==> design/flow/design.v <==
module flipflop(clk,en,rst,i_xdirpal,i_ydirpal,i_xnav,i_ynav,i_xpal,i_ypal,i_bri1,i_bri2,i_bri3, i_bri4,i_bri5,i_bri6,i_bri7, i_bri8,
				i_bri9, i_bri10,o_bri1,o_bri2,o_bri3, o_bri4,o_bri5,o_bri6,o_bri7, o_bri8, o_bri9, o_bri10,
				i_life, o_life, i_brick, o_brick, i_red1, i_red2, i_red3, i_red4, i_blue5, i_blue6, i_blue7, o_red1,o_red2,o_red3,o_red4,
				o_blue5, o_blue6, o_blue7,o_xdirpal,o_ydirpal,o_xnav,o_ynav,o_xpal,o_ypal
);
input clk,en,rst;
input i_xdirpal, i_ydirpal;
input [9:0] i_xnav,i_ynav,i_xpal,i_ypal;
input i_bri1,i_bri2,i_bri3, i_bri4,i_bri5,i_bri6,i_bri7, i_bri8,i_bri9,i_bri10 ;
output reg [9:0] o_xnav,o_ynav,o_xpal,o_ypal;
output reg  o_xdirpal,o_ydirpal;
output reg o_bri1,o_bri2,o_bri3, o_bri4,o_bri5,o_bri6,o_bri7, o_bri8, o_bri9, o_bri10; 
output reg [1:0] o_life;
output reg [3:0] o_brick;
input [1:0]  i_life;
input [3:0]  i_brick;
input [1:0] i_red1, i_red2, i_red3, i_red4;
input[1:0] i_blue5, i_blue6, i_blue7;
output reg [1:0]  o_red1,o_red2,o_red3,o_red4;
output reg [1:0]   o_blue5, o_blue6, o_blue7;
parameter IX_NAV = 10'd 320;	 
parameter IY_NAV = 10'd 470;
parameter IX_PAL = 10'd 320;	 
parameter IY_PAL = 10'd 450;
parameter VITE = 2'd 3;
parameter BLOCCHI = 4'd 10;
parameter RED = 2'd 3;
parameter BLUE = 2'd 2;
always@(posedge clk)
	if(rst) begin							 
				o_bri1<=1'b1;
				o_bri2<=1'b1;
				o_bri3<=1'b1;
				o_bri4<=1'b1;
				o_bri5<=1'b1;
				o_bri6<=1'b1;
				o_bri7<=1'b1;
				o_bri8<=1'b1;
				o_bri9<=1'b1;
				o_bri10<=1'b1;
				o_xdirpal<=1'b0;
				o_xnav<=IX_NAV;
				o_xpal<=IX_PAL;
				o_ydirpal<=1'b0;
				o_ynav<=IY_NAV;
				o_ypal<=IY_PAL;				
				o_life<=VITE;
				o_brick<=BLOCCHI;
				o_blue5<=BLUE;
				o_blue6<=BLUE;
				o_blue7<=BLUE;
				o_red1<=RED;
				o_red2<=RED;
				o_red3<=RED;
				o_red4<=RED;
			end
	else if(en) begin							 
				o_bri1<=i_bri1;
				o_bri2<=i_bri2;
				o_bri3<=i_bri3;
				o_bri4<=i_bri4;
				o_bri5<=i_bri5;
				o_bri6<=i_bri6;
				o_bri7<=i_bri7;
				o_bri8<=i_bri8;
				o_bri9<=i_bri9;
				o_bri10<=i_bri10;
				o_xdirpal<=i_xdirpal;
				o_xnav<=i_xnav;
				o_xpal<=i_xpal;
				o_ydirpal<=i_ydirpal;
				o_ynav<=i_ynav;
				o_ypal<=i_ypal;
				o_life<=i_life;
				o_brick<=i_brick;
				o_blue5<=i_blue5;
				o_blue6<=i_blue6;
				o_blue7<=i_blue7;
				o_red1<=i_red1;
				o_red2<=i_red2;
				o_red3<=i_red3;
				o_red4<=i_red4;
			end
endmodule
module gioco(
	i_ani_stb,														 
	i_clk,															 
	i_rst,															 
	i_animate,														 
	i_dx, 															 
	i_sx,																 
	i_start,															 
	o_x1_pal, o_x2_pal,											 
	o_y1_pal, o_y2_pal,
	o_x1_nav, o_x2_nav,											 
	o_y1_nav, o_y2_nav,
	bri1,bri2,bri3,bri4,bri5,bri6,bri7,bri8,bri9,bri10, 
	ok, ko,															 
	ff_life															 
);
input i_ani_stb, i_clk, i_rst, i_animate, i_dx, i_sx, i_start;
output [9:0] o_x1_pal, o_x2_pal, o_y1_pal, o_y2_pal, o_x1_nav, o_x2_nav, o_y1_nav, o_y2_nav;
output reg bri1,bri2,bri3,bri4,bri5,bri6,bri7,bri8,bri9,bri10;
output reg ok,ko;												
output [1:0] ff_life;
wire ff_bri1, ff_bri2, ff_bri3, ff_bri4,ff_bri5, ff_bri6, ff_bri7, ff_bri8,ff_bri9, ff_bri10;
wire [9:0] ff_x_nav,ff_y_nav,ff_x_pal,ff_y_pal;	
wire ff_x_dirpal,ff_y_dirpal;							
wire [3:0] ff_brick;
wire [1:0] ff_red1,ff_red2,ff_red3,ff_red4;
wire [1:0] ff_blue5,ff_blue6,ff_blue7;
parameter H_SIZE_BRI = 10'd 32;					 
parameter L_SIZE_BRI = 10'd 10; 					 
parameter H_SIZE_NAV = 10'd 32; 					 
parameter L_SIZE_NAV = 10'd 3;  					 
parameter IX_NAV = 10'd 320;						 
parameter IY_NAV = 10'd 470;						 
parameter D_WIDTH = 10'd 640; 				 	 
parameter D_HEIGHT = 10'd 480;					 
parameter H_SIZE_PAL = 10'd 2;					 
parameter IX_PAL = 10'd 320;						 
parameter IY_PAL = 10'd 460;						 
parameter VITE = 2'd 3;								 
parameter BLOCCHI = 4'd 10;						 
parameter ROSSO = 2'd 3;							 
parameter BLU = 2'd 2;								 
parameter wait1=4'b 0000;							 
parameter s0=4'b 0001;
parameter val=4'b 0010;
parameter win=4'b 0100;
parameter go=4'b 1000;
reg [3:0] snext,sreg;								
reg[9:0] x_nav;										 
reg[9:0] y_nav;										 
reg[9:0] x_pal;										 
reg[9:0] y_pal;										 
reg x_dir_pal;											 
reg y_dir_pal;											 
reg [1:0] life;										
reg [3:0] brick;
reg [1:0] red1,red2,red3,red4;
reg [1:0] blue5,blue6,blue7;
assign o_x1_nav = x_nav - H_SIZE_NAV;   
assign o_x2_nav = x_nav + H_SIZE_NAV;   
assign o_y1_nav = y_nav -L_SIZE_NAV; 	 
assign o_y2_nav = y_nav + L_SIZE_NAV;   
assign o_x1_pal = x_pal - H_SIZE_PAL;	 
assign o_x2_pal = x_pal + H_SIZE_PAL;	 
assign o_y1_pal = y_pal -H_SIZE_PAL;	 
assign o_y2_pal = y_pal + H_SIZE_PAL;	 
flipflop ff(									 
	.clk(i_clk),						
	.en(i_ani_stb),
	.rst(i_rst),
	.i_xdirpal(x_dir_pal),			
	.i_ydirpal(y_dir_pal),
	.i_xnav(x_nav),
	.i_ynav(y_nav),
	.i_xpal(x_pal),
	.i_ypal(y_pal),
	.i_bri1(bri1),
	.i_bri2(bri2),
	.i_bri3(bri3),
	.i_bri4(bri4),
	.i_bri5(bri5),
	.i_bri6(bri6),
	.i_bri7(bri7),
	.i_bri8(bri8),
	.i_bri9(bri9),
	.i_bri10(bri10),
	.i_life(life),
	.i_brick(brick),
	.i_red1(red1),
	.i_red2(red2),
	.i_red3(red3),
	.i_red4(red4),
	.i_blue5(blue5),
	.i_blue6(blue6),
	.i_blue7(blue7),
	.o_xdirpal(ff_x_dirpal),		 
	.o_ydirpal(ff_y_dirpal),
	.o_xnav(ff_x_nav),
	.o_ynav(ff_y_nav),
	.o_xpal(ff_x_pal),
	.o_ypal(ff_y_pal),
	.o_bri1(ff_bri1),
	.o_bri2(ff_bri2),
	.o_bri3(ff_bri3),
	.o_bri4(ff_bri4),
	.o_bri5(ff_bri5),
	.o_bri6(ff_bri6),
	.o_bri7(ff_bri7),
	.o_bri8(ff_bri8),
	.o_bri9(ff_bri9),
	.o_bri10(ff_bri10),
	.o_life(ff_life),
	.o_brick(ff_brick),
	.o_red1(ff_red1),
	.o_red2(ff_red2),
	.o_red3(ff_red3),
	.o_red4(ff_red4),
	.o_blue5(ff_blue5),
	.o_blue6(ff_blue6),
	.o_blue7(ff_blue7)
);
always@(posedge i_clk)				 
		if(i_rst)						 
			sreg<=wait1;
		else if(i_ani_stb) sreg<=snext;
always@(*)								 
		case(sreg)
			wait1:if(!i_start) snext=s0;							 
					else snext=wait1;
			s0:   if(i_animate&&i_ani_stb) snext=val; 		 
					else snext=s0;
			val:															 
				 if(!ff_life)
					snext=go;
				 else if(!ff_brick)
					snext=win;
				 else if(!(i_animate&&i_ani_stb))
						snext=s0;
				 else snext = val;
			win: if(!i_start) snext=wait1;						 
				  else snext=win;
			go:  if(!i_start) snext=wait1;						 
				  else snext=go;
			default: snext=wait1;
		endcase
always@(*)								 
	begin
		x_dir_pal=0;					 
		y_dir_pal=0;
		x_nav=IX_NAV;
		y_nav=IY_NAV;
		x_pal=IX_PAL;
		y_pal=IY_PAL;
		bri1=1;
		bri2=1;
		bri3=1;
		bri4=1;
		bri5=1;
		bri6=1;
		bri7=1;
		bri8=1;
		bri9=1;
		bri10=1;
		life=VITE;
		brick=BLOCCHI;
		ok=0;
		ko=0;
		red1=ROSSO;
		red2=ROSSO;
		red3=ROSSO;
		red4=ROSSO;
		blue5=BLU;
		blue6=BLU;
		blue7=BLU;
		case(sreg)
			wait1:				
				begin
					x_dir_pal=0;		
					y_dir_pal=0;
					x_nav=IX_NAV;
					y_nav=IY_NAV;
					x_pal=IX_PAL;
					y_pal=IY_PAL;
				   bri1=1;
					bri2=1;
					bri3=1;
					bri4=1;
					bri5=1;
					bri6=1;
					bri7=1;
					bri8=1;
					bri9=1;
					bri10=1;
					life=VITE;
					brick=BLOCCHI;
					red1=ROSSO;
					red2=ROSSO;
					red3=ROSSO;
					red4=ROSSO;
					blue5=BLU;
					blue6=BLU;
					blue7=BLU;
				end
		val: 
			begin
				x_dir_pal=ff_x_dirpal;						
				y_dir_pal=ff_y_dirpal;
				x_nav=ff_x_nav;
				y_nav=ff_y_nav;
				x_pal=ff_x_pal;
				y_pal=ff_y_pal;
				bri1=ff_bri1;
				bri2=ff_bri2;
				bri3=ff_bri3;
				bri4=ff_bri4;
				bri5=ff_bri5;
				bri6=ff_bri6;
				bri7=ff_bri7;
				bri8=ff_bri8;
				bri9=ff_bri9;
				bri10=ff_bri10;
				life=ff_life;
				brick=ff_brick;
				red1=ff_red1;
				red2=ff_red2;
				red3=ff_red3;
				red4=ff_red4;
				blue5=ff_blue5;
				blue6=ff_blue6;
				blue7=ff_blue7;
				x_pal = (x_dir_pal) ? x_pal + 10'd 2 : x_pal - 10'd 2;  		
				y_pal = (y_dir_pal) ? y_pal + 10'd 2 : y_pal - 10'd 2;
				if (i_sx==1 && i_dx==0)										 
					begin															 
					x_nav =x_nav+10'd 3;										 
						if (x_nav >= (D_WIDTH-H_SIZE_NAV-12'd 1))		 
							x_nav = (D_WIDTH-H_SIZE_NAV-10'd 1);		 
					end
				else if(i_dx==1 && i_sx ==0)								 
					begin
					x_nav = x_nav - 10'd 3;									 
						if (x_nav <= H_SIZE_NAV+12'd 1)					 
							x_nav = H_SIZE_NAV + 10'd 1;					 
					end
						else 
							x_nav=x_nav;										 
				if((y_pal <= 73)&&(y_pal >= 71))
				begin
					if((x_pal >= 140)&&(x_pal <=202)&&bri1)  
						begin
							y_dir_pal =1;  
							red1=red1-2'd 1;
							if(!red1)
								begin
									brick = brick -4'd 1;
									bri1= 1'd 0;
								end
						end
					if((x_pal >= 232)&&(x_pal <=296)&&bri2)  
						begin
							y_dir_pal =1;  
							red2=red2-2'd 1;
							if(!red2)
								begin
									brick = brick -4'd 1;	
									bri2= 1'd 0;
								end
						end
				if((x_pal >=346)&&(x_pal <=410)&&bri3)  
					begin
						y_dir_pal =1;  
						red3=red3-2'd 1;
						if(!red3)
							begin
								brick = brick -4'd 1;
								bri3= 1'd 0;
							end
					end
				if((x_pal >= 440)&&(x_pal <=504)&&bri4)  
					begin
						y_dir_pal =1;  
						red4=red4-2'd 1;
						if(!red4)
							begin
								brick = brick -4'd 1;
								bri4=1'd 0;
							end
					end
			end
	if((y_pal <= 123)&&(y_pal >= 121))
			begin
			if((x_pal >= 184)&&(x_pal <=248)&&bri5)  
					begin
					y_dir_pal =1;  
					blue5=blue5-2'd 1;
					if(!blue5)
					begin
						brick = brick -4'd 1;	
						bri5= 1'd 0;
					end
					end
				if((x_pal >= 288)&&(x_pal <=352)&&bri6)  
					begin
					y_dir_pal =1;  
					blue6=blue6-2'd 1;
					if(!blue6)
						begin	
							brick = brick -4'd 1;	
							bri6=1'd 0;
						end
					end	
				if((x_pal >= 392)&&(x_pal <=456)&&bri7)  
					begin
					y_dir_pal =1;  
					blue7=blue7-2'd 1;
					if(!blue7)
					begin
					brick = brick -4'd 1;	
					bri7= 1'd 0;
					end
					end
			end
		if((y_pal <= 173)&&(y_pal >= 171))
		begin 	if((x_pal >= 232)&&(x_pal <=296)&&bri8)  
					begin
					y_dir_pal =1;  
					bri8= 1'd 0;
				brick = brick -4'd 1;	
					end
				if((x_pal >= 346)&&(x_pal <=410)&&bri9)  
					begin
					y_dir_pal =1;  
					bri9= 1'd 0;
				brick = brick -4'd 1;	
					end
			end
			if((y_pal <= 203)&&(y_pal >= 201)&&bri10)
			begin
			if((x_pal >= 288)&&(x_pal <=352))  
					begin
					y_dir_pal =1;  
					bri10= 1'd 0;	
					brick = brick -4'd 1;
					end		
			end
			if((y_pal<=70)&&(y_pal>=50))
			begin
			if((x_pal<=205)&&(x_pal>=203)&&bri1)
					begin
						x_dir_pal=1;	 
						red1=red1-2'd 1;
						if(!red1)
						begin
						bri1=1'd 0;	
						brick = brick -4'd 1;
						end
					end
			if((x_pal<=205)&&(x_pal>=203)&&bri2)
					begin
						x_dir_pal=1;	 
						red2=red2-2'd 1;
						if(!red2)
						begin
						bri2=1'd 0;
					brick = brick -4'd 1;	
					end
					end
			if((x_pal<=413)&&(x_pal>=411)&&bri3)
						begin
							x_dir_pal=1;	 
						red3=red3-2'd 1;
					if(!red3)	begin	bri3=1'd 0;	
							brick = brick -4'd 1;
						end
						end
			if((x_pal<=507)&&(x_pal>=505)&&bri4)
						begin
							x_dir_pal=1;	 
							red4=red4-2'd 1;
							if(!red4)
							begin
							bri4=1'd 0;	
							brick = brick -4'd 1;
							end
						end
if((x_pal>=135)&&(x_pal<=137)&&bri1)
						begin
							x_dir_pal=0;	 
							red1=red1-2'd 1;
							if(!red1)
							begin
							bri1=1'd 0;	
							brick = brick -4'd 1;
							end
							end
			if((x_pal>=229)&&(x_pal<=231)&&bri2)
						begin
							x_dir_pal=0;	 
							red2=red2-2'd 1;
							if(!red2)
							begin
							bri2=1'd 0;	
							brick = brick -4'd 1;
							end
						end
			if((x_pal>=343)&&(x_pal<=345)&&bri3)
						begin
							x_dir_pal=0;	 
							red3=red3-2'd 1;
							if(!red3)
							begin
							bri3=1'd 0;	
							brick = brick -4'd 1;
							end
						end
			if((x_pal>=437)&&(x_pal<=439)&&bri4)
						begin
							x_dir_pal=0;	 
							red4=red4-2'd 1;
							if(!red4)
							begin
							bri4=1'd 0;	
							brick = brick -4'd 1;
							end
						end
				end
	if((y_pal<=120)&&(y_pal>=100))	
		begin
		if((x_pal<=251)&&(x_pal>=249)&&bri5)
						begin
							x_dir_pal=1;	 
							blue5=blue5-2'd 1;
							if(!blue5)
							begin 
							bri5=1'd 0;	
							brick = brick -4'd 1;
							end
							end
			if((x_pal<=355)&&(x_pal>=353)&&bri6)	 
						begin
							x_dir_pal=1;	 
							blue6=blue6-2'd 1;
							if(!blue6)
							begin
							bri6=1'd 0;	
							brick = brick -4'd 1;
							end
					end
			if((x_pal<=459)&&(x_pal>=457)&&bri7)	 
						begin
							x_dir_pal=1;	 
							blue7=blue7-2'd 1;
							if(!blue7)
							begin
							bri7=1'd 0;	
							brick = brick -4'd 1;
							end
						end
	if((x_pal>=181)&&(x_pal<=183)&&bri5)
						begin
							x_dir_pal=0;	 
							blue5=blue5-2'd 1;
							if(!blue5)
							begin
							bri5=1'd 0;	
							brick = brick -4'd 1;
							end
						end
			if((x_pal>=285)&&(x_pal<=287)&&bri6)
						begin
							x_dir_pal=0;	 
							blue6=blue6-2'd 1;
							if(!blue6)
							begin
							bri6=1'd 0;	
							brick = brick -4'd 1;
							end
						end	
			if((x_pal>=389)&&(x_pal<=391)&&bri7)
						begin
							x_dir_pal=0;	 
							blue7=blue7-2'd 1;
							if(!blue7)
							begin
							bri7=1'd 0;				
							brick = brick -4'd 1;
							end
						end	
	end
			if((y_pal<=170)&&(y_pal>=150))
			begin
			if((x_pal<=299)&&(x_pal>=297)&&bri8)
						begin
							x_dir_pal=1;	 
							bri8=1'd 0;	
							brick = brick -4'd 1;
						end	
			if((x_pal<=349)&&(x_pal>=347)&&bri9)	 
						begin
							x_dir_pal=1;	 
							bri9=1'd 0;	
							brick = brick -4'd 1;
						end
if((x_pal>=229)&&(x_pal<=231)&&bri8)	 
						begin
							x_dir_pal=0;	 
							bri8=1'd 0;	
							brick = brick -4'd 1;
						end
			if((x_pal>=343)&&(x_pal<=345)&&bri9)	 
						begin
							x_dir_pal=0;	 
							bri9=1'd 0;	
							brick = brick -4'd 1;
						end	
	end
					if((y_pal<=220)&&(y_pal>=200)&&bri10)	 
				begin	
				if((x_pal<=355)&&(x_pal>=353))
				begin
							x_dir_pal=1;	 
							bri10=1'd 0;	
							brick = brick -4'd 1;
						end			
			if((x_pal>=285)&&(x_pal<=287)) 
			begin
							x_dir_pal=0;	 
							bri10=1'd 0;
							brick = brick -4'd 1;	
						end	
			end	
			if((y_pal>=47)&&(y_pal<=49))
		begin	
			if((x_pal >= 138)&&(x_pal <=202)&&bri1)  
					begin
						y_dir_pal = 0;  
						red1=red1-2'd 1;
						if(!red1)
						begin
						bri1 = 1'd 0; 
						brick = brick -4'd 1;
						end
						end
				if((x_pal >= 232)&&(x_pal <=296)&&bri2)  
					begin
						y_dir_pal = 0;  
						red2=red2-2'd 1;
						if(!red2)
						begin
						bri2 =  1'd 0; 
						brick = brick -4'd 1;
						end
					end
				if((x_pal >= 346)&&(x_pal <=410)&&bri3)  
					begin
						y_dir_pal = 0;  
						red3=red3-2'd 1;
						if(!red3)
						begin
						bri3 =  1'd 0;
						brick = brick -4'd 1;	
						end
					end
				if((x_pal >= 440)&&(x_pal <=504)&&bri4)  
					begin
						y_dir_pal = 0;  
						red4=red4-2'd 1;
						if(!red4)
						begin
						bri4 =  1'd 0;
						brick = brick -4'd 1;	
						end
					end	
	end	
		if((y_pal>=97)&&(y_pal<=99))
			begin
			if((x_pal >= 184)&&(x_pal <=248)&&bri5)  
					begin
						y_dir_pal = 0;  
						blue5=blue5-2'd 1;
						if(!blue5)
						begin
						bri5 =  1'd 0;
						brick = brick -4'd 1;	
						end
					end	
				if((x_pal >= 288)&&(x_pal <=352)&&bri6)  
					begin
						y_dir_pal = 0;  
						blue6=blue6-2'd 1;
						if(!blue6)
						begin
						bri6 =  1'd 0; 
						brick = brick -4'd 1;
						end
					end	
				if((x_pal >= 392)&&(x_pal <=456)&&bri7)  
					begin
						y_dir_pal = 0;  
						blue7=blue7-2'd 1;
						if(!blue7)
						begin
						bri7 =  1'd 0; 
						brick = brick -4'd 1;
						end
					end
			end
			if((y_pal>=147)&&(y_pal<=149))
		begin 
			if((x_pal >= 232)&&(x_pal <=296)&&bri8)  
					begin
						y_dir_pal = 0;  
						bri8 =  1'd 0;
						brick = brick -4'd 1;	
					end
				if((x_pal >=346)&&(x_pal <=410)&&bri9)  
					begin
						y_dir_pal = 0;  
						bri9 =  1'd 0;
						brick = brick -4'd 1;	
					end	
			end
			if((y_pal>=197)&&(y_pal<=199))
				if((x_pal >= 288)&&(x_pal <=352)&&bri10)  
					begin
						y_dir_pal = 0;  
						bri10 =  1'd 0;
						brick = brick -4'd 1;	
					end
			if(x_pal <= H_SIZE_PAL+1)					 
				x_dir_pal=1;							 
			if(x_pal >= (D_WIDTH-H_SIZE_PAL-1))			 
				x_dir_pal = 0;							 
			if (y_pal <= H_SIZE_PAL + 1)		 
				y_dir_pal = 1;				 
			if (y_pal>=463)								
				if ((x_pal >= x_nav-H_SIZE_NAV)&&(x_pal <= x_nav + H_SIZE_NAV))	 
					y_dir_pal = 0;							 
				else 
					begin								
						life=life-2'b01;
						x_pal = IX_PAL;
						y_pal = IY_PAL;
						x_nav = IX_NAV;
					end
		end
		s0:
			begin
				x_dir_pal=ff_x_dirpal;						 
				y_dir_pal=ff_y_dirpal;
				x_nav=ff_x_nav;
				y_nav=ff_y_nav;
				x_pal=ff_x_pal;
				y_pal=ff_y_pal;
				bri1=ff_bri1;
				bri2=ff_bri2;
				bri3=ff_bri3;
				bri4=ff_bri4;
				bri5=ff_bri5;
				bri6=ff_bri6;
				bri7=ff_bri7;
				bri8=ff_bri8;
				bri9=ff_bri9;
				bri10=ff_bri10;
				life=ff_life;
				brick=ff_brick;
				red1=ff_red1;
				red2=ff_red2;
				red3=ff_red3;
				red4=ff_red4;
				blue5=ff_blue5;
				blue6=ff_blue6;
				blue7=ff_blue7;
			end
		win:begin
					ok=1;
			 end
		go:begin
					ko=1;
			end
	   default:
			begin
				x_dir_pal=0;
				y_dir_pal=0;
				x_nav=IX_NAV;
				y_nav=IY_NAV;
				x_pal=IX_PAL;
				y_pal=IY_PAL;
				bri1=1;
				bri2=1;
				bri3=1;
				bri4=1;
				bri5=1;
				bri6=1;
				bri7=1;
				bri8=1;
				bri9=1;
				bri10=1;
				life=VITE;
				brick=BLOCCHI;
				ok=0;
				ko=0;
				red1=ROSSO;
				red2=ROSSO;
				red3=ROSSO;
				red4=ROSSO;
				blue5=BLU;
				blue6=BLU;
				blue7=BLU;
			end
		endcase
end			
endmodule
==> design/flow/run.sh <==
#!/bin/bash
# the make line also repeats each setting of config.mk as NAME=value (left out here)
make -C /OpenROAD-flow-scripts/flow DESIGN_CONFIG=/design/flow/config.mk WORK_HOME=/design/flow/orfs CLKGATE_MAP_FILE= finish
==> design/flow/config.mk <==
export PLATFORM = sky130hd
export DESIGN_NAME = gioco
export DESIGN_NICKNAME = gioco
export VERILOG_FILES = /design/flow/design.v
export SDC_FILE = /design/flow/constraint.sdc
export NUM_CORES = 4
export LEC_CHECK = 0
export CAP_MARGIN = 15
export CORE_ASPECT_RATIO = 0.72
export CORE_MARGIN = 2
export CORE_UTILIZATION = 72
export CTS_CLUSTER_SIZE = 21
export HOLD_SLACK_MARGIN = 0.08
export MIN_ROUTING_LAYER = met1
export SLEW_MARGIN = 20
==> design/flow/constraint.sdc <==
create_clock -name core_clock -period 11.2 [get_ports {i_clk}]
set_input_delay 2.2400 -clock core_clock [delete_from_list [all_inputs] [get_ports {i_clk}]]
set_output_delay 2.2400 -clock core_clock [all_outputs]
set_load 0.01 [all_outputs]
==> Changelog: implementation, run 1 <==
### Metrics

- Status: stopped before the end
- Fail Step: 3_5_place_dp
- Error Message: [ERROR DPL-0033] detailed placement checks failed during check placement.
- Xor/xnor share: approximately an eighth
- Max-area cell share: approximately 11%
- Top logic cell family in the synthesized netlist: simple AND/OR/NAND/NOR gates
- Post-Synthesis Cell Area: 13840 sq um
- Adder Area Share: 10.23%
- Sequential cell area fraction in the yosys report: 11.14%
- Vert. Die Dim: about 120 microns
- Post-synth area hogs: dfxtp_1 11%, ha_1 9.9%, xnor2_1 6.6%
- Commonest flop: dfxtp_1
- Syn Nets: 2120
- Core ar.: approximately 19000 sq um
- EDFF count, synth: 0
- Yosys Instances: 2002
- Die area: approximately 20000 sq um
- Mux area share: under 10%
- GPL Wtd Cong: 1.208
- Aoi share: between 20% and 30%
- Die width: between 150 and 200 microns
- Yosys chip area: approximately 14000 sq um
- IO Pins: a little over 100
- Async SR Flop Fraction: 0%
- Rows: about 42
- Cell type with the largest total area: dfxtp_1
- Count leader, synth: nand2_1
- Yosys simple share: between 30% and 40%
- Yosys reg bits: ~77
- Commonest cells post-synth: 208 x nand2_1, 203 x nor2_1, 125 x o21ai_0, 109 x ha_1, 104 x xnor2_1
- Mapped Cells: roughly 2000
- Fp util: approximately three quarters
- Mean post-synth cell area: 6.913 sq um
- Port Buf Inserts: approximately 100
- Count of cell types in the netlist: about 110
- Yosys warnings: 2
==> metrics by stage <==
stage             TNS [ps]  worst slack (ps)  hold WS, ps  total power, mW
floorplan            -9619             -5162        452.7           0.6174
global placement     -8628             -4587        498.8           0.8795
==> inputs of run 2 (changes only) <==
ABC_AREA = 0   (was unset)
CAP_MARGIN = 20   (was 15)
CORE_ASPECT_RATIO = 1.36   (was 0.72)
CTS_CLUSTER_DIAMETER = 366   (was unset)
CTS_CLUSTER_SIZE = 99   (was 21)
GPL_ROUTABILITY_DRIVEN = 0   (was unset)
HOLD_SLACK_MARGIN = unset   (was 0.08)
MIN_ROUTING_LAYER = unset   (was met1)
PLACE_DENSITY = 0.42   (was unset)
TNS_END_PERCENT = 10   (was unset)
clock period = 13.0 ns   (was 11.2 ns; I/O delays follow)
==> Changelog: implementation, run 2 <==
### Metrics

- Mux area share: 2.522% (unchanged)
- Mapped Cells: 2002 (unchanged)
- Error Message: [ERROR DPL-0033] detailed placement checks failed during check placement.
- Core ar.: 18970 sq um (+2.0%)
- Max-area cell share: 11.14% (unchanged)
- Vert. Die Dim: 165.7 microns (+36%)
- Cell type with the largest total area: dfxtp_1
- Sequential cell area fraction in the yosys report: 11.14% (unchanged)
- Yosys reg bits: 77 (unchanged)
- Yosys warnings: 2 (unchanged)
- Place WS: -4406 ps
- Top logic cell family in the synthesized netlist: simple AND/OR/NAND/NOR gates
- IO Pins: 101 (unchanged)
- Mean post-synth cell area: 6.913 sq um (unchanged)
- Post-Synthesis Cell Area: 13840 sq um (unchanged)
- Post-synth area hogs: dfxtp_1 11%, ha_1 9.9%, xnor2_1 6.6%
- Status: stopped before the end
- Yosys simple share: 31.00% (unchanged)
- Xor/xnor share: 11.90% (unchanged)
- Count leader, synth: nand2_1
- Rows: 59 (+40%)
- Fp util: 72.95% (-1.4 points)
- Die width: 122.9 microns (-27%)
- Yosys Instances: 2002 (unchanged)
- Count of cell types in the netlist: 107 (unchanged)
- HPWL after DPL: 54.93 mm
- Adder Area Share: 10.23% (unchanged)
- Commonest flop: dfxtp_1
- Port Buf Inserts: 100 (unchanged)
- Fail Step: 4_1_cts
- Die area: 20360 sq um (about the same)
- Async SR Flop Fraction: 0% (unchanged)
- Yosys chip area: 13840 sq um (unchanged)
- Commonest cells post-synth: 208 x nand2_1, 203 x nor2_1, 125 x o21ai_0, 109 x ha_1, 104 x xnor2_1
- EDFF count, synth: 0 (unchanged)
- Aoi share: 26.43% (unchanged)
- Syn Nets: 2120 (unchanged)
## run 2: through the flow
step                      cells  util, %  instance area (sq um)  setup TNS, ps  hold slack, ps
after global placement     2659    96.18                  18250          -5337           489.2
after floorplan            2002        -                  14210          -6019           452.7
after detailed placement   2659    96.18                  18250          -8282           520.9
==> inputs of run 3 (changes only) <==
ABC_AREA = 1   (was 0)
CELL_PAD_IN_SITES_DETAIL_PLACEMENT = 1   (was unset)
CELL_PAD_IN_SITES_GLOBAL_PLACEMENT = 0   (was unset)
CORE_ASPECT_RATIO = 0.84   (was 1.36)
CORE_MARGIN = 9   (was 2)
CORE_UTILIZATION = 68   (was 72)
CTS_CLUSTER_DIAMETER = unset   (was 366)
CTS_CLUSTER_SIZE = 70   (was 99)
GPL_ROUTABILITY_DRIVEN = 1   (was 0)
GPL_TIMING_DRIVEN = 0   (was unset)
MIN_ROUTING_LAYER = met2   (was unset)
PLACE_DENSITY = unset   (was 0.42)
SETUP_SLACK_MARGIN = -1.27   (was unset)
SLEW_MARGIN = 35   (was 20)
TNS_END_PERCENT = unset   (was 10)
clock period = 24.0 ns   (was 13.0 ns; I/O delays follow)
==> Changelog: implementation, run 3 <==
### Metrics

- Status: stopped before the end
- Fail Step: 3_5_place_dp
- Error Message: [ERROR DPL-0033] detailed placement checks failed during check placement.
- Mean post-synth cell area: 5.618 sq um (-19%)
- Core ar.: 20900 sq um (+10%)
- EDFF count, synth: 0 (unchanged)
- Post-Synthesis Cell Area: 14680 sq um (+6.1%)
- Die area: 27220 sq um (+34%)
- IO Pins: 101 (unchanged)
- Xor/xnor share: 6.248% (-5.6 points)
- Top logic cell family in the synthesized netlist: simple AND/OR/NAND/NOR gates
- Port Buf Inserts: 99 (-1.0%)
- Count leader, synth: nand2_1
- Cell type with the largest total area: nand2_1
- Yosys Instances: 2613 (+31%)
- Async SR Flop Fraction: 0% (unchanged)
- Yosys chip area: 14680 sq um (+6.1%)
- Adder Area Share: 9.564% (-0.66 points)
- Commonest flop: dfxtp_1
- Post-synth area hogs: nand2_1 16%, inv_1 12%, nand3_1 11%
- Mapped Cells: 2613 (+31%)
- Yosys reg bits: 77 (unchanged)
- Aoi share: 14.33% (-12 points)
- Mux area share: 0% (-2.5 points)
- Syn Nets: 2731 (+29%)
- GPL Wtd Cong: around 1.2
- Yosys warnings: 2 (unchanged)
- Max-area cell share: 15.57% (+4.4 points)
- Commonest cells post-synth: 609 x nand2_1, 461 x inv_1, 333 x nand3_1, 221 x nor2_1, 125 x o21ai_0
- Vert. Die Dim: 152.7 microns (-7.9%)
- Die width: 178.3 microns (+45%)
- Count of cell types in the netlist: 63 (-41%)
- Sequential cell area fraction in the yosys report: 10.50% (-0.64 points)
- Yosys simple share: 44.61% (+14 points)
- Rows: 48 (-19%)
- Fp util: 70.23% (-2.7 points)
-- run 3: stage by stage --
stage	worst slack, ps	hold WS [ps]	instance area [sq um]
floorplan	7200	424.6	14680
global placement	5309	434.9	16010
==> inputs of run 4 (changes only) <==
ABC_AREA = unset   (was 1)
CELL_PAD_IN_SITES_DETAIL_PLACEMENT = unset   (was 1)
CELL_PAD_IN_SITES_GLOBAL_PLACEMENT = unset   (was 0)
CORE_ASPECT_RATIO = unset   (was 0.84)
CORE_MARGIN = 2   (was 9)
CORE_UTILIZATION = 72   (was 68)
CTS_CLUSTER_DIAMETER = 398   (was unset)
CTS_CLUSTER_SIZE = 96   (was 70)
GPL_ROUTABILITY_DRIVEN = unset   (was 1)
GPL_TIMING_DRIVEN = unset   (was 0)
MIN_ROUTING_LAYER = unset   (was met2)
PLACE_DENSITY_LB_ADDON = 0.0   (was unset)
SETUP_SLACK_MARGIN = 3.33   (was -1.27)
SLEW_MARGIN = 20   (was 35)
clock period = 14.5 ns   (was 24.0 ns; I/O delays follow)
==> Changelog: implementation, run 4 <==
### Metrics

- Status: stopped before the end
- Fail Step: 4_1_cts
- Error Message: [ERROR DPL-0033] detailed placement checks failed during check placement.
- Fp util: 73.74% (+3.5 points)
- Cell type with the largest total area: dfxtp_1
- Vert. Die Dim: 142.6 microns (-6.6%)
- Max-area cell share: 11.14% (-4.4 points)
- Post-synth area hogs: dfxtp_1 11%, ha_1 9.9%, xnor2_1 6.6%
- Mean post-synth cell area: 6.913 sq um (+23%)
- Post-DP Area: ~17000 sq um
- Rows: 50 (+4.2%)
- Die width: 142.6 microns (-20%)
- Yosys chip area: 13840 sq um (-5.7%)
- GPL Wtd Cong: 1.271 (+8.6%)
- Top logic cell family in the synthesized netlist: simple AND/OR/NAND/NOR gates
- Yosys simple share: 31.00% (-14 points)
- Xor/xnor share: 11.90% (+5.6 points)
- Core ar.: 18770 sq um (-10%)
- Commonest flop: dfxtp_1
- Mapped Cells: 2002 (-23%)
- Sequential cell area fraction in the yosys report: 11.14% (+0.64 points)
- Yosys Instances: 2002 (-23%)
- Count leader, synth: nand2_1
- Post-Synthesis Cell Area: 13840 sq um (-5.7%)
- Commonest cells post-synth: 208 x nand2_1, 203 x nor2_1, 125 x o21ai_0, 109 x ha_1, 104 x xnor2_1
- Aoi share: 26.43% (+12 points)
- Adder Area Share: 10.23% (+0.66 points)
- IO Pins: 101 (unchanged)
- EDFF count, synth: 0 (unchanged)
- Count of cell types in the netlist: 107 (+70%)
- Die area: 20350 sq um (-25%)
- Async SR Flop Fraction: 0% (unchanged)
- Syn Nets: 2120 (-22%)
- Place WS: -2264 ps
- Mux area share: 2.522% (+2.5 points)
- Yosys warnings: 2 (unchanged)
- Port Buf Inserts: 100 (+1.0%)
- HPWL after DPL: ~48 mm
- Yosys reg bits: 77 (unchanged)
## run 4: metrics by stage
stage | utilization, % | power, mW | instances | setup TNS (ps)
3_5_place_dp | 92.21 | 0.6787 | 2531 | -3996
2_1_floorplan | - | 0.4769 | 2002 | -3019
3_3_place_gp | 92.21 | 0.6516 | 2531 | -2077
==> inputs of run 5 (changes only) <==
ABC_AREA = 1   (was unset)
CORE_UTILIZATION = 31   (was 72)
CTS_CLUSTER_DIAMETER = 217   (was 398)
CTS_CLUSTER_SIZE = 94   (was 96)
PLACE_DENSITY_LB_ADDON = unset   (was 0.0)
SETUP_SLACK_MARGIN = unset   (was 3.33)
SLEW_MARGIN = 10   (was 20)
TNS_END_PERCENT = 15   (was unset)
clock period = 24.0 ns   (was 14.5 ns; I/O delays follow)
==> Changelog: implementation, run 5 <==
## Flow update

- Clock network power: approximately 0.13 mW
- Fin area: approximately 16000 sq um
- Switching share of power: a little under half
- Hold path endpoint: ff.o_ynav[9]
- Critical path's top delay family: simple AND/OR/NAND/NOR gates
- Clk Latency, worst-skew pair: roughly 350 ps
- Crit. Startpoint: ff.o_xpal[1]
- Power Sequential: ~0.14 mW
- Initial antenna violation count: 0
- CTS sink cnt: ~77
- GPL Wtd Cong: 0.9788 (-23%)
- Adder Area Share: 9.564% (-0.66 points)
- Slew @ Worst Pin: about 1100 ps
- Total gr overflow: 0
- Final WL: 50.16 mm
- Post-DP Area: 16220 sq um (-6.3%)
- Aoi share: 14.33% (-12 points)
- Commonest flop: dfxtp_1
- Async SR Flop Fraction: 0% (unchanged)
- Clock network fraction of total power: a little under a quarter
- Crit end category: flip-flop
- Tcrit/Tclk final: 79.11%
- Hold_buf cts: 0
- Slowest stage delay, CP: between 400 and 500 ps
- Combinational share of power: between 50% and 60%
- Status: timing/DRC/antenna clean
- Max-area cell share: 15.57% (+4.4 points)
- Yosys reg bits: 77 (unchanged)
- Fp util: 31.46% (-42 points)
- Vert. Die Dim: 221.6 microns (+55%)
- Yosys simple share: 44.61% (+14 points)
- Core ar.: 46650 sq um (+150%)
- H-Tree Depth: 3
- CTS buffer count: 9
- Worst vdd ir: between 0.02 and 0.03 mV
- Top logic cell family in the synthesized netlist: simple AND/OR/NAND/NOR gates
- FMAX: ~0.053 GHz
- Kind of critical path: reg2reg
- Post-synth area hogs: nand2_1 16%, inv_1 12%, nand3_1 11%
- Post-DR vias/cell: between 5 and 6
- Switching Power: 0.2524 mW
- Reg-to-reg startpoint: ff.o_xpal[1]
- Drt wl/cell: 15.26 microns
- # nets final: 2795
- Top power group: combinational logic
- Startpoint Class: flip-flop
- Most common cell on crit path: nand2_1
- Int Pwr: 0.2904 mW
- Die width: 221.6 microns (+55%)
- WP buf/inv: 15
- Cell type with the largest total area: nand2_1
- DR iter-0 viols: 1459
- Setup Buffers After CTS: 0
- Die area: 49110 sq um (+140%)
- EDFF count, synth: 0 (unchanged)
- Final tally of hold violations: 0
- Final Slew Violations: 0
- Via count: roughly 17000
- Drt drc: 0
- Cells resized by post-CTS repair: 0
- Crit path max fanout: 12
- Count leader, synth: nand2_1
- Comb pwr: between 0.2 and 0.3 mW
- Critical-path cell with the highest stage delay: fa_1
- Pleak: roughly 8.2 nW
- Count of cell types in the netlist: 63 (-41%)
- Yosys warnings: 2 (unchanged)
- Yosys chip area: 14680 sq um (+6.1%)
- Yosys Instances: 2613 (+31%)
- RSZ-0062 raised after global routing: false
- FF-to-FF path depth: approximately 130
- Total iterations of the first detailed-routing run: 17
- Sequential cell area fraction in the yosys report: 10.50% (-0.64 points)
- Xor/xnor share: 6.248% (-5.6 points)
- Mapped Cells: 2613 (+31%)
- Setup TNS: 0 ps
- Largest net degree at the start of global routing: 37
- Port Buf Inserts: 100 (unchanged)
- Tool Warnings: 36
- Reg2reg setup slack: approximately 5000 ps
- Vias in the first global route: roughly 16000
- Min Tclk post-route: 18990 ps
- # setup viols final: 0
- # diodes: 0
- Commonest cells post-synth: 609 x nand2_1, 461 x inv_1, 333 x nand3_1, 221 x nor2_1, 125 x o21ai_0
- Seq pwr share: 25.1%
- Reg clk slew, reported paths: around 60 ps
- Number of cells on the critical path: roughly 130
- Mux area share: 0% (-2.5 points)
- First-pass GRT wire length: 81.31 mm
- Critical path destination: ff.o_brick[3]
- ANT nets after route: 0
- Area Overhead vs Synth: 12.15%
- All-Layer GR Usage: about a fifth
- Min-delay worst type: reg2reg
- Clk root buf: clkbuf_16
- Hold path depth: 2
- R2R Path End: ff.o_brick[3]
- Worst path required time: 24240 ps
- PD cells: roughly 33 nW/um^2
- Syn Nets: 2731 (+29%)
- Post-Synthesis Cell Area: 14680 sq um (+6.1%)
- HPWL after DPL: 40.95 mm (-15%)
- Mean post-synth cell area: 5.618 sq um (-19%)
- Clk_skew: 9.452 ps
- Slew margin rel.: about 24%
- CTS tree: done
- Total of max-cap violations: 0
- Min-delay src: ff.o_ynav[9]
- Clock tree buffer depth: 2
- IO Pins: 101 (unchanged)
- Rows: 79 (+58%)
- Critical path data arrival time: between 15000 and 20000 ps
-- run 5: cell type report --
class | count | area, sq um
multi-input combinational | 1987 | 10980
clock inverter | 3 | 15.01
inverter | 491 | 1856
tap | 607 | 759.5
fill | 5244 | 30190
timing repair buffer | 111 | 1084
sequential | 77 | 1541
clock buffer | 11 | 232.7
-- run 5: per-layer routing --
metal  share of wire, %  wire length, microns  GRT usage [%]
met1                 48                 24000          27.53
met2                 44                 21960          33.24
met3                5.3                  2664          1.723
met4                3.1                  1540          6.081
met5                  0                     0              0
-- run 5: per-stage QoR --
step / utilization (%) / std cells / worst slack, ps / hold slack [ps] / power, mW
after floorplan: - / 2613 / 7200 / 424.6 / 0.3337
after global placement: 34.76 / 3273 / 5481 / 436.9 / 0.4178
after detailed placement: 34.76 / 3273 / 5174 / 439.5 / 0.4154
after CTS: 35.29 / 3287 / 5112 / 448.5 / 0.5412
after global routing: 35.29 / 3287 / 3028 / 491.1 / 0.5852
final: 35.29 / 3287 / 5015 / 446.4 / 0.5427
==> inputs of run 6 (changes only) <==
ABC_AREA = unset   (was 1)
CAP_MARGIN = 15   (was 20)
CORE_ASPECT_RATIO = 0.72   (was unset)
CORE_UTILIZATION = 72   (was 31)
CTS_CLUSTER_DIAMETER = unset   (was 217)
CTS_CLUSTER_SIZE = 36   (was 94)
HOLD_SLACK_MARGIN = 0.08   (was unset)
MIN_ROUTING_LAYER = met1   (was unset)
SETUP_SLACK_MARGIN = 0.97   (was unset)
SLEW_MARGIN = 20   (was 10)
TNS_END_PERCENT = unset   (was 15)
clock period = 11.1 ns   (was 24.0 ns; I/O delays follow)
==> Changelog: implementation, run 6 <==
### Metrics

- Mux area share: 2.522% (+2.5 points)
- GPL Wtd Cong: 1.262 (+29%)
- Die width: 167.4 microns (-24%)
- Count of cell types in the netlist: 107 (+70%)
- Die area: 20360 sq um (-59%)
- Yosys reg bits: 77 (unchanged)
- Fp util: 74.39% (+43 points)
- Core ar.: 18600 sq um (-60%)
- Yosys Instances: 2002 (-23%)
- Xor/xnor share: 11.90% (+5.6 points)
- Fail Step: 3_5_place_dp
- Mean post-synth cell area: 6.913 sq um (+23%)
- EDFF count, synth: 0 (unchanged)
- Top logic cell family in the synthesized netlist: simple AND/OR/NAND/NOR gates
- Commonest flop: dfxtp_1
- IO Pins: 101 (unchanged)
- Status: stopped before the end
- Async SR Flop Fraction: 0% (unchanged)
- Count leader, synth: nand2_1
- Syn Nets: 2120 (-22%)
- Commonest cells post-synth: 208 x nand2_1, 203 x nor2_1, 125 x o21ai_0, 109 x ha_1, 104 x xnor2_1
- Error Message: [ERROR DPL-0038] Utilization greater than 100%, impossible to legalize
- Port Buf Inserts: 100 (unchanged)
- Yosys chip area: 13840 sq um (-5.7%)
- Sequential cell area fraction in the yosys report: 11.14% (+0.64 points)
- Max-area cell share: 11.14% (-4.4 points)
- Adder Area Share: 10.23% (+0.66 points)
- Post-Synthesis Cell Area: 13840 sq um (-5.7%)
- Yosys simple share: 31.00% (-14 points)
- Vert. Die Dim: 121.6 microns (-45%)
- Rows: 42 (-47%)
- Post-synth area hogs: dfxtp_1 11%, ha_1 9.9%, xnor2_1 6.6%
- Cell type with the largest total area: dfxtp_1
- Yosys warnings: 2 (unchanged)
- Mapped Cells: 2002 (-23%)
- Aoi share: 26.43% (+12 points)
## run 6: metrics by stage
step                    setup TNS, ps  power, mW
after floorplan                 -9797     0.6236
after global placement          -8924     0.8929
==> inputs of run 7 (changes only) <==
ABC_AREA = 1   (was unset)
CAP_MARGIN = 20   (was 15)
CORE_ASPECT_RATIO = unset   (was 0.72)
CTS_CLUSTER_SIZE = unset   (was 36)
HOLD_SLACK_MARGIN = unset   (was 0.08)
MIN_ROUTING_LAYER = unset   (was met1)
PLACE_DENSITY_LB_ADDON = 0.02   (was unset)
SETUP_SLACK_MARGIN = unset   (was 0.97)
clock period = 11.5 ns   (was 11.1 ns; I/O delays follow)
==> Changelog: implementation, run 7 <==
### Metrics

- Die width: 146.8 microns (-12%)
- Post-Synthesis Cell Area: 14680 sq um (+6.1%)
- Die area: 21550 sq um (+5.8%)
- Max-area cell share: 15.57% (+4.4 points)
- Error Message: [ERROR DPL-0033] detailed placement checks failed during check placement.
- Yosys Instances: 2613 (+31%)
- Count of cell types in the netlist: 63 (-41%)
- Cell type with the largest total area: nand2_1
- Post-synth area hogs: nand2_1 16%, inv_1 12%, nand3_1 11%
- Vert. Die Dim: 146.8 microns (+21%)
- Commonest cells post-synth: 609 x nand2_1, 461 x inv_1, 333 x nand3_1, 221 x nor2_1, 125 x o21ai_0
- IO Pins: 101 (unchanged)
- Commonest flop: dfxtp_1
- Rows: 52 (+24%)
- Xor/xnor share: 6.248% (-5.6 points)
- Sequential cell area fraction in the yosys report: 10.50% (-0.64 points)
- Mean post-synth cell area: 5.618 sq um (-19%)
- Port Buf Inserts: 100 (unchanged)
- Yosys warnings: 2 (unchanged)
- Yosys reg bits: 77 (unchanged)
- Count leader, synth: nand2_1
- EDFF count, synth: 0 (unchanged)
- Yosys chip area: 14680 sq um (+6.1%)
- Mapped Cells: 2613 (+31%)
- Async SR Flop Fraction: 0% (unchanged)
- Fp util: 73.01% (-1.4 points)
- Yosys simple share: 44.61% (+14 points)
- Status: stopped before the end
- Aoi share: 14.33% (-12 points)
- Mux area share: 0% (-2.5 points)
- Core ar.: 20100 sq um (+8.1%)
- Syn Nets: 2731 (+29%)
- Adder Area Share: 9.564% (-0.66 points)
- GPL Wtd Cong: 1.100 (-13%)
- Fail Step: 3_5_place_dp
- Top logic cell family in the synthesized netlist: simple AND/OR/NAND/NOR gates
==> inputs of run 8 (changes only) <==
CAP_MARGIN = 0   (was 20)
CTS_CLUSTER_DIAMETER = 349   (was unset)
GPL_ROUTABILITY_DRIVEN = 0   (was unset)
SETUP_SLACK_MARGIN = -0.69   (was unset)
SLEW_MARGIN = 25   (was 20)
clock period = 10.9 ns   (was 11.5 ns; I/O delays follow)
==> Changelog: implementation, run 8 <==
### Metrics

- Status: stopped before the end
- Fail Step: 3_5_place_dp
- Error Message: Error: detail_place.tcl, 38 bad optional access
- Async SR Flop Fraction: 0% (unchanged)
- Vert. Die Dim: 146.8 microns (unchanged)
- Mux area share: 0% (unchanged)
- EDFF count, synth: 0 (unchanged)
- Post-Synthesis Cell Area: 14680 sq um (unchanged)
- Yosys Instances: 2613 (unchanged)
- Count of cell types in the netlist: 63 (unchanged)
- Commonest flop: dfxtp_1
- Die width: 146.8 microns (unchanged)
- Adder Area Share: 9.564% (unchanged)
- Yosys simple share: 44.61% (unchanged)
- Sequential cell area fraction in the yosys report: 10.50% (unchanged)
- Rows: 52 (unchanged)
- Syn Nets: 2731 (unchanged)
- Yosys reg bits: 77 (unchanged)
- Port Buf Inserts: 100 (unchanged)
- Die area: 21550 sq um (unchanged)
- Max-area cell share: 15.57% (unchanged)
- Commonest cells post-synth: 609 x nand2_1, 461 x inv_1, 333 x nand3_1, 221 x nor2_1, 125 x o21ai_0
- Core ar.: 20100 sq um (unchanged)
- Count leader, synth: nand2_1
- Fp util: 73.01% (unchanged)
- Cell type with the largest total area: nand2_1
- Mapped Cells: 2613 (unchanged)
- Mean post-synth cell area: 5.618 sq um (unchanged)
- Yosys warnings: 2 (unchanged)
- Xor/xnor share: 6.248% (unchanged)
- Aoi share: 14.33% (unchanged)
- IO Pins: 101 (unchanged)
- Yosys chip area: 14680 sq um (unchanged)
- Post-synth area hogs: nand2_1 16%, inv_1 12%, nand3_1 11%
- Top logic cell family in the synthesized netlist: simple AND/OR/NAND/NOR gates
run 8: stage by stage:
step	setup TNS, ps	instances	instance area (sq um)	hold slack (ps)
2_1_floorplan	-9203	2613	14850	424.6
3_3_place_gp	-11340	3470	19990	436.6
==> inputs of run 9 (changes only) <==
ABC_AREA = unset   (was 1)
CAP_MARGIN = 35   (was 0)
CORE_UTILIZATION = 58   (was 72)
CTS_CLUSTER_DIAMETER = 48   (was 349)
CTS_CLUSTER_SIZE = 21   (was unset)
GPL_ROUTABILITY_DRIVEN = unset   (was 0)
MIN_ROUTING_LAYER = met1   (was unset)
PLACE_DENSITY_LB_ADDON = 0.1   (was 0.02)
SETUP_SLACK_MARGIN = unset   (was -0.69)
SLEW_MARGIN = 20   (was 25)
TNS_END_PERCENT = 5   (was unset)
clock period = 15.2 ns   (was 10.9 ns; I/O delays follow)
==> Changelog: implementation, run 9 <==
## Flow update

- Status: failed layout checks
- Failed Checks: negative setup slack
- Xor/xnor share: 11.90% (+5.6 points)
- Hold path depth: 1
- Tool Warnings: 39
- CTS tree: done
- GPL Wtd Cong: between 1 and 1.5
- # diodes: 0
- Top logic cell family in the synthesized netlist: simple AND/OR/NAND/NOR gates
- Yosys Instances: 2002 (-23%)
- CTS buffer count: 9
- # setup viols final: 2
- Fp util: 58.96% (-14 points)
- IO Pins: 101 (unchanged)
- Slowest stage delay, CP: approximately 400 ps
- Slew margin rel.: between 20 and 30%
- Top power group: combinational logic
- Drt wl/cell: 23.20 microns
- Crit. Startpoint: ff.o_xdirpal
- Combinational share of power: between 50% and 60%
- Min Tclk post-route: 16660 ps
- Clk_skew: roughly 7.4 ps
- Critical path data arrival time: around 17000 ps
- Pleak: approximately 7.4 nW
- Adder Area Share: 10.23% (+0.66 points)
- Syn Nets: 2120 (-22%)
- Yosys warnings: 2 (unchanged)
- Async SR Flop Fraction: 0% (unchanged)
- DR iter-0 viols: between 2000 and 2500
- Drt drc: 0
- Min-delay worst type: reg2reg
- ANT nets after route: 0
- Fin area: 17900 sq um
- Min-delay src: ff.o_red3[1]
- Clk Latency, worst-skew pair: around 360 ps
- Final Util: around 76%
- Count leader, synth: nand2_1
- Crit path max fanout: 6
- Reg-to-reg startpoint: ff.o_xdirpal
- Reg clk slew, reported paths: about 70 ps
- Rows: 56 (+7.7%)
- Clock tree buffer depth: 2
- First-pass GRT wire length: slightly above 90 mm
- Total gr overflow: 0
- Most common cell on crit path: ha_4
- Post-synth area hogs: dfxtp_1 11%, ha_1 9.9%, xnor2_1 6.6%
- Total iterations of the first detailed-routing run: 7
- CTS sink cnt: slightly below 80
- Mean post-synth cell area: 6.913 sq um (+23%)
- Mux area share: 2.522% (+2.5 points)
- Worst vdd ir: 0.05357 mV
- Critical-path cell with the highest stage delay: dfxtp_4
- RSZ-0062 raised after global routing: true
- H-Tree Depth: 3
- Tcrit/Tclk final: 109.6%
- Sequential cell area fraction in the yosys report: 11.14% (+0.64 points)
- Count of cell types in the netlist: 107 (+70%)
- HPWL after DPL: between 40 and 50 mm
- Post-DP Area: about 17000 sq um
- Power Sequential: approximately 0.22 mW
- Critical path destination: ff.o_brick[3]
- Post-DR vias/cell: around 6.8
- Number of cells on the critical path: 93
- Final Slew Violations: 0
- Yosys chip area: 13840 sq um (-5.7%)
- Commonest cells post-synth: 208 x nand2_1, 203 x nor2_1, 125 x o21ai_0, 109 x ha_1, 104 x xnor2_1
- Final WL: around 61 mm
- PD cells: roughly 51 nW/um^2
- Port Buf Inserts: 100 (unchanged)
- Die width: 158.5 microns (+8.0%)
- Seq pwr share: 23.8%
- Via count: around 18000
- Slew @ Worst Pin: 1050 ps
- FMAX: around 0.06 GHz
- Int Pwr: between 0.5 and 0.6 mW
- Core ar.: 23470 sq um (+17%)
- Vert. Die Dim: 158.5 microns (+8.0%)
- FF-to-FF path depth: between 90 and 100
- Critical path's top delay family: adder cells
- Clock network power: roughly 0.23 mW
- Comb pwr: about 0.46 mW
- Vias in the first global route: about 16000
- Commonest flop: dfxtp_1
- Hold path endpoint: ff.o_red3[1]
- Switching share of power: 43.13%
- Mapped Cells: 2002 (-23%)
- Area Overhead vs Synth: 29.36%
- Max-area cell share: 11.14% (-4.4 points)
- Startpoint Class: flip-flop
- Final WS setup: -1459 ps
- Yosys simple share: 31.00% (-14 points)
- Initial antenna violation count: 1
- Clk root buf: clkbuf_16
- Die area: 25110 sq um (+17%)
- Hold_buf cts: 0
- Cell type with the largest total area: dfxtp_1
- R2R Path End: ff.o_brick[3]
- Final tally of hold violations: 0
- EDFF count, synth: 0 (unchanged)
- Switching Power: 0.3923 mW
- Kind of critical path: reg2reg
- Total of max-cap violations: 0
- Worst path required time: 15450 ps
- Aoi share: 26.43% (+12 points)
- Yosys reg bits: 77 (unchanged)
- All-Layer GR Usage: 47.33%
- WP buf/inv: 17
- Post-Synthesis Cell Area: 13840 sq um (-5.7%)
- Reg2reg setup slack: -1460 ps
- Clock network fraction of total power: 25.8%
- Largest net degree at the start of global routing: about 60
- Crit end category: flip-flop
- # nets final: 2405
[run 9: what timing repair did]
action,4_1_cts,5_1_grt
pin swaps,24,25
resized,33,30
setup buffers,19,9
setup endpoints to repair,2,2
hold endpoints to repair,0,0
[run 9: layer usage]
layer	vias to the layer above	wire length (microns)	GRT usage, %
met2	1262	25620	72.07
met3	338	6718	12.33
met1	8230	22990	57.45
li1	7894	-	-
met5	-	13	0
met4	2	5241	34.96
[run 9: metrics by stage]
stage | hold WS (ps) | total power [mW] | setup slack [ps] | setup TNS [ps] | instances
3_5_place_dp | 474.7 | 0.6384 | -1336 | -2054 | 2567
3_3_place_gp | 468.3 | 0.6270 | -820.5 | -1070 | 2565
2_1_floorplan | 452.7 | 0.4550 | -1162 | -1619 | 2002
6_report | 489.6 | 0.9095 | -1459 | -2223 | 2611
4_1_cts | 489.7 | 0.8840 | -1188 | -1720 | 2602
5_1_grt | 500.3 | 0.9410 | -2073 | -3456 | 2611
[run 9: final cells by class]
class / count / area (sq um)
clock buffer: 10 / 250.2
clock inverter: 6 / 57.56
fill: 1809 / 5569
inverter: 102 / 392.9
multi-input combinational: 1703 / 12020
sequential: 77 / 1548
tap: 319 / 399.1
timing repair buffer: 394 / 3237
==> inputs of run 10 (changes only) <==
CAP_MARGIN = 20   (was 35)
CELL_PAD_IN_SITES_DETAIL_PLACEMENT = 2   (was unset)
CORE_ASPECT_RATIO = 0.96   (was unset)
CORE_UTILIZATION = 63   (was 58)
CTS_CLUSTER_DIAMETER = 75   (was 48)
CTS_CLUSTER_SIZE = unset   (was 21)
GPL_ROUTABILITY_DRIVEN = 1   (was unset)
MAX_ROUTING_LAYER = met5   (was unset)
MIN_ROUTING_LAYER = unset   (was met1)
SETUP_SLACK_MARGIN = 0.06   (was unset)
TNS_END_PERCENT = 60   (was 5)
clock period = 25.0 ns   (was 15.2 ns; I/O delays follow)
==> Changelog: implementation, run 10 <==
### Metrics

- Die area: 23170 sq um (-7.7%)
- Aoi share: 26.43% (unchanged)
- Mean post-synth cell area: 6.913 sq um (unchanged)
- Mapped Cells: 2002 (unchanged)
- Yosys reg bits: 77 (unchanged)
- Yosys chip area: 13840 sq um (unchanged)
- Vert. Die Dim: 149.2 microns (-5.8%)
- Syn Nets: 2120 (unchanged)
- Fp util: 63.63% (+4.7 points)
- Async SR Flop Fraction: 0% (unchanged)
- IO Pins: 101 (unchanged)
- Cell type with the largest total area: dfxtp_1
- Max-area cell share: 11.14% (unchanged)
- GPL Wtd Cong: 1.144 (+5.7%)
- Commonest cells post-synth: 208 x nand2_1, 203 x nor2_1, 125 x o21ai_0, 109 x ha_1, 104 x xnor2_1
- EDFF count, synth: 0 (unchanged)
- Adder Area Share: 10.23% (unchanged)
- Port Buf Inserts: 100 (unchanged)
- Rows: 53 (-5.4%)
- Count leader, synth: nand2_1
- Top logic cell family in the synthesized netlist: simple AND/OR/NAND/NOR gates
- Sequential cell area fraction in the yosys report: 11.14% (unchanged)
- Yosys warnings: 2 (unchanged)
- Mux area share: 2.522% (unchanged)
- Core ar.: 21750 sq um (-7.3%)
- Post-synth area hogs: dfxtp_1 11%, ha_1 9.9%, xnor2_1 6.6%
- Xor/xnor share: 11.90% (unchanged)
- Yosys simple share: 31.00% (unchanged)
- Status: stopped before the end
- Error Message: [ERROR DPL-0033] detailed placement checks failed during check placement.
- Fail Step: 3_5_place_dp
- Post-Synthesis Cell Area: 13840 sq um (unchanged)
- Die width: 155.3 microns (-2.0%)
- Count of cell types in the netlist: 107 (unchanged)
- Commonest flop: dfxtp_1
- Yosys Instances: 2002 (unchanged)
[run 10: metrics by stage]
step | instances | total power [mW] | hold slack [ps] | setup WS [ps]
after floorplan | 2002 | 0.2729 | 452.7 | 7078
after global placement | 2300 | 0.3411 | 477.1 | 5132
==> inputs of run 11 (changes only) <==
ABC_AREA = 1   (was unset)
CELL_PAD_IN_SITES_DETAIL_PLACEMENT = 1   (was 2)
CORE_ASPECT_RATIO = 1.36   (was 0.96)
CORE_MARGIN = 6   (was 2)
CORE_UTILIZATION = 57   (was 63)
CTS_CLUSTER_DIAMETER = unset   (was 75)
GPL_ROUTABILITY_DRIVEN = unset   (was 1)
GPL_TIMING_DRIVEN = 0   (was unset)
HOLD_SLACK_MARGIN = -0.1   (was unset)
MAX_ROUTING_LAYER = unset   (was met5)
MIN_ROUTING_LAYER = met1   (was unset)
PLACE_DENSITY = 0.92   (was unset)
PLACE_DENSITY_LB_ADDON = unset   (was 0.1)
SETUP_SLACK_MARGIN = 0.7   (was 0.06)
SLEW_MARGIN = 10   (was 20)
TNS_END_PERCENT = 70   (was 60)
clock period = 13.2 ns   (was 25.0 ns; I/O delays follow)
==> Changelog: implementation, run 11 <==
### Metrics

- Status: stopped before the end
- Fail Step: 3_5_place_dp
- Error Message: [ERROR DPL-0033] detailed placement checks failed during check placement.
- Cell type with the largest total area: nand2_1
- Mean post-synth cell area: 5.618 sq um (-19%)
- Yosys warnings: 2 (unchanged)
- Count of cell types in the netlist: 63 (-41%)
- Top logic cell family in the synthesized netlist: simple AND/OR/NAND/NOR gates
- Commonest cells post-synth: 609 x nand2_1, 461 x inv_1, 333 x nand3_1, 221 x nor2_1, 125 x o21ai_0
- Async SR Flop Fraction: 0% (unchanged)
- Mapped Cells: 2613 (+31%)
- Die width: 149.6 microns (-3.6%)
- Yosys chip area: 14680 sq um (+6.1%)
- Aoi share: 14.33% (-12 points)
- Commonest flop: dfxtp_1
- Post-Synthesis Cell Area: 14680 sq um (+6.1%)
- Core ar.: 25350 sq um (+17%)
- Syn Nets: 2731 (+29%)
- GPL Wtd Cong: 1.073 (-6.2%)
- Vert. Die Dim: 199.1 microns (+33%)
- Max-area cell share: 15.57% (+4.4 points)
- Die area: 29790 sq um (+29%)
- IO Pins: 101 (unchanged)
- Xor/xnor share: 6.248% (-5.6 points)
- Sequential cell area fraction in the yosys report: 10.50% (-0.64 points)
- Yosys Instances: 2613 (+31%)
- Fp util: 57.90% (-5.7 points)
- Adder Area Share: 9.564% (-0.66 points)
- Mux area share: 0% (-2.5 points)
- Yosys reg bits: 77 (unchanged)
- Post-synth area hogs: nand2_1 16%, inv_1 12%, nand3_1 11%
- Yosys simple share: 44.61% (+14 points)
- Rows: 68 (+28%)
- Port Buf Inserts: 99 (-1.0%)
- Count leader, synth: nand2_1
- EDFF count, synth: 0 (unchanged)
## run 11: per-stage QoR
step	TNS (ps)	power, mW	instance area [sq um]
2_1_floorplan	-4410	0.6143	14850
3_3_place_gp	-8105	0.7558	16240
==> inputs of run 12 (changes only) <==
ABC_AREA = unset   (was 1)
CAP_MARGIN = 35   (was 20)
CELL_PAD_IN_SITES_DETAIL_PLACEMENT = unset   (was 1)
CORE_ASPECT_RATIO = unset   (was 1.36)
CORE_MARGIN = 2   (was 6)
CORE_UTILIZATION = 50   (was 57)
CTS_CLUSTER_DIAMETER = 167   (was unset)
CTS_CLUSTER_SIZE = 100   (was unset)
GPL_TIMING_DRIVEN = unset   (was 0)
HOLD_SLACK_MARGIN = unset   (was -0.1)
PLACE_DENSITY = unset   (was 0.92)
PLACE_DENSITY_LB_ADDON = 0.1   (was unset)
SETUP_SLACK_MARGIN = 3.15   (was 0.7)
SLEW_MARGIN = 20   (was 10)
TNS_END_PERCENT = unset   (was 70)
clock period = 15.2 ns   (was 13.2 ns; I/O delays follow)
==> Changelog: implementation, run 12 <==
## Flow update

- Status: failed layout checks
- Failed Checks: negative setup slack
- Total gr overflow: 0
- Async SR Flop Fraction: 0% (unchanged)
- Rows: 60 (-12%)
- Port Buf Inserts: 100 (+1.0%)
- First-pass GRT wire length: about 89 mm
- Clock tree buffer depth: 2
- R2R Path End: ff.o_brick[3]
- Combinational share of power: approximately half
- All-Layer GR Usage: 39.34%
- Slew margin rel.: between 30% and 40%
- Reg clk slew, reported paths: about 70 ps
- Hold_buf cts: 0
- RSZ-0062 raised after global routing: true
- Most common cell on crit path: ha_4
- Slew @ Worst Pin: 1040 ps
- Drt wl/cell: approximately 22 microns
- Final tally of hold violations: 0
- EDFF count, synth: 0 (unchanged)
- Min Tclk post-route: 16620 ps
- Fillers: ~2500
- Switching share of power: between 40 and 50%
- Min-delay src: ff.o_red4[1]
- Yosys warnings: 2 (unchanged)
- Tcrit/Tclk final: 109.3%
- Seq pwr share: a little under a quarter
- H-Tree Depth: 3
- Clk root buf: clkbuf_16
- Xor/xnor share: 11.90% (+5.6 points)
- Pleak: 7.477 nW
- Reg-to-reg startpoint: ff.o_xdirpal
- Core ar.: 27100 sq um (+6.9%)
- Min-delay worst type: reg2reg
- Uppermost layer routed: met4
- Number of cells on the critical path: slightly above 90
- IO Pins: 101 (unchanged)
- # setup viols final: 2
- Die width: 170.4 microns (+14%)
- Crit. Startpoint: ff.o_xdirpal
- Critical-path cell with the highest stage delay: or3_4
- Int Pwr: 0.5362 mW
- GPL Wtd Cong: 1.080 (+0.62%)
- HPWL after DPL: 46.62 mm
- Critical path's top delay family: adder cells
- WP buf/inv: 8
- DR WL met3: 6.435 mm
- Largest net degree at the start of global routing: roughly 60
- Mapped Cells: 2002 (-23%)
- Yosys reg bits: 77 (unchanged)
- ANT nets after route: 0
- Post-DP Area: roughly 17000 sq um
- CTS buffer count: 9
- Clk Latency, worst-skew pair: between 300 and 400 ps
- Count leader, synth: nand2_1
- Commonest cells post-synth: 208 x nand2_1, 203 x nor2_1, 125 x o21ai_0, 109 x ha_1, 104 x xnor2_1
- Comb pwr: between 0.4 and 0.5 mW
- Area Overhead vs Synth: 31.25%
- Worst vdd ir: about 0.071 mV
- Fin area: ~18000 sq um
- FF-to-FF path depth: 91
- Vert. Die Dim: 170.4 microns (-14%)
- Top power group: combinational logic
- Critical path data arrival time: around 17000 ps
- Hold path depth: 1
- Post-DR vias/cell: approximately 6.5
- Comb area: approximately 12000 sq um
- Commonest flop: dfxtp_1
- Initial antenna violation count: 1
- Post-synth area hogs: dfxtp_1 11%, ha_1 9.9%, xnor2_1 6.6%
- Aoi share: 26.43% (+12 points)
- PD cells: ~51 nW/um^2
- Drt drc: 0
- Mean post-synth cell area: 6.913 sq um (+23%)
- Worst path required time: 15430 ps
- CTS sink cnt: around 77
- Kind of critical path: reg2reg
- Final WL: roughly 60 mm
- Max-area cell share: 11.14% (-4.4 points)
- DP Cell Count: roughly 2600
- DR iter-0 viols: ~2000
- Met1 WL: between 20 and 25 mm
- # diodes: 0
- Total of max-cap violations: 0
- # nets final: 2419
- Yosys Instances: 2002 (-23%)
- Yosys chip area: 13840 sq um (-5.7%)
- Clk_skew: between 10 and 15 ps
- Vias in the first global route: approximately 16000
- Via count: 17290
- Post-Synthesis Cell Area: 13840 sq um (-5.7%)
- Switching Power: 0.3817 mW
- Tool Warnings: 39
- Cell type with the largest total area: dfxtp_1
- Slowest stage delay, CP: 420 ps
- Seq. cell area: between 1500 and 2000 sq um
- Sequential cell area fraction in the yosys report: 11.14% (+0.64 points)
- Crit end category: flip-flop
- Startpoint Class: flip-flop
- Critical path destination: ff.o_brick[3]
- Total iterations of the first detailed-routing run: 7
- Syn Nets: 2120 (-22%)
- Non-Filler Instances: between 2000 and 3000
- Hold path endpoint: ff.o_red4[1]
- Top logic cell family in the synthesized netlist: simple AND/OR/NAND/NOR gates
- Count of cell types in the netlist: 107 (+70%)
- Reg2reg setup slack: -1420 ps
- Crit path max fanout: 6
- Fp util: 51.07% (-6.8 points)
- FMAX: around 0.06 GHz
- Final Slew Violations: 0
- Met2 Wirelength: around 26 mm
- Final WS setup: -1419 ps
- Clock network fraction of total power: 26.0%
- Adder Area Share: 10.23% (+0.66 points)
- Clock network power: ~0.24 mW
- CTS tree: done
- Mux area share: 2.522% (+2.5 points)
- Yosys simple share: 31.00% (-14 points)
- Power Sequential: between 0.2 and 0.25 mW
- Die area: 29030 sq um (-2.6%)
- Setup TNS: -2220 ps
## run 12: per-stage QoR
step | utilization (%) | worst slack, ps | power (mW) | hold slack (ps)
2_1_floorplan | - | -1162 | 0.4550 | 452.7
3_3_place_gp | 63.19 | -942.9 | 0.6353 | 473.0
3_5_place_dp | 63.37 | -1290 | 0.6444 | 482.3
4_1_cts | 65.29 | -1283 | 0.8895 | 498.5
5_1_grt | 67.02 | -2202 | 0.9557 | 533.6
6_report | 67.02 | -1419 | 0.9179 | 494.1
## run 12: layout make-up
cell class | instances | share of cell area (%)
timing repair buffer | 408 | 18.53
multi-input combinational | 1703 | 66.45
tap | 372 | 2.563
clock buffer | 10 | 1.378
sequential | 77 | 8.521
clock inverter | 6 | 0.4133
inverter | 102 | 2.149
## run 12: timing repair
action	in CTS	in global routing
pin swaps	11	24
gates resized	31	52
buffers inserted	10	26
endpoints found under the setup margin	21	28
## run 12: layer usage
metal	global-route usage, %	vias up
met2	61.68	1057
met1	51.02	8128
met4	19.47	0
met3	8.442	192
met5	0	-
li1	-	7908
Power and IR drop assume default switching activity.
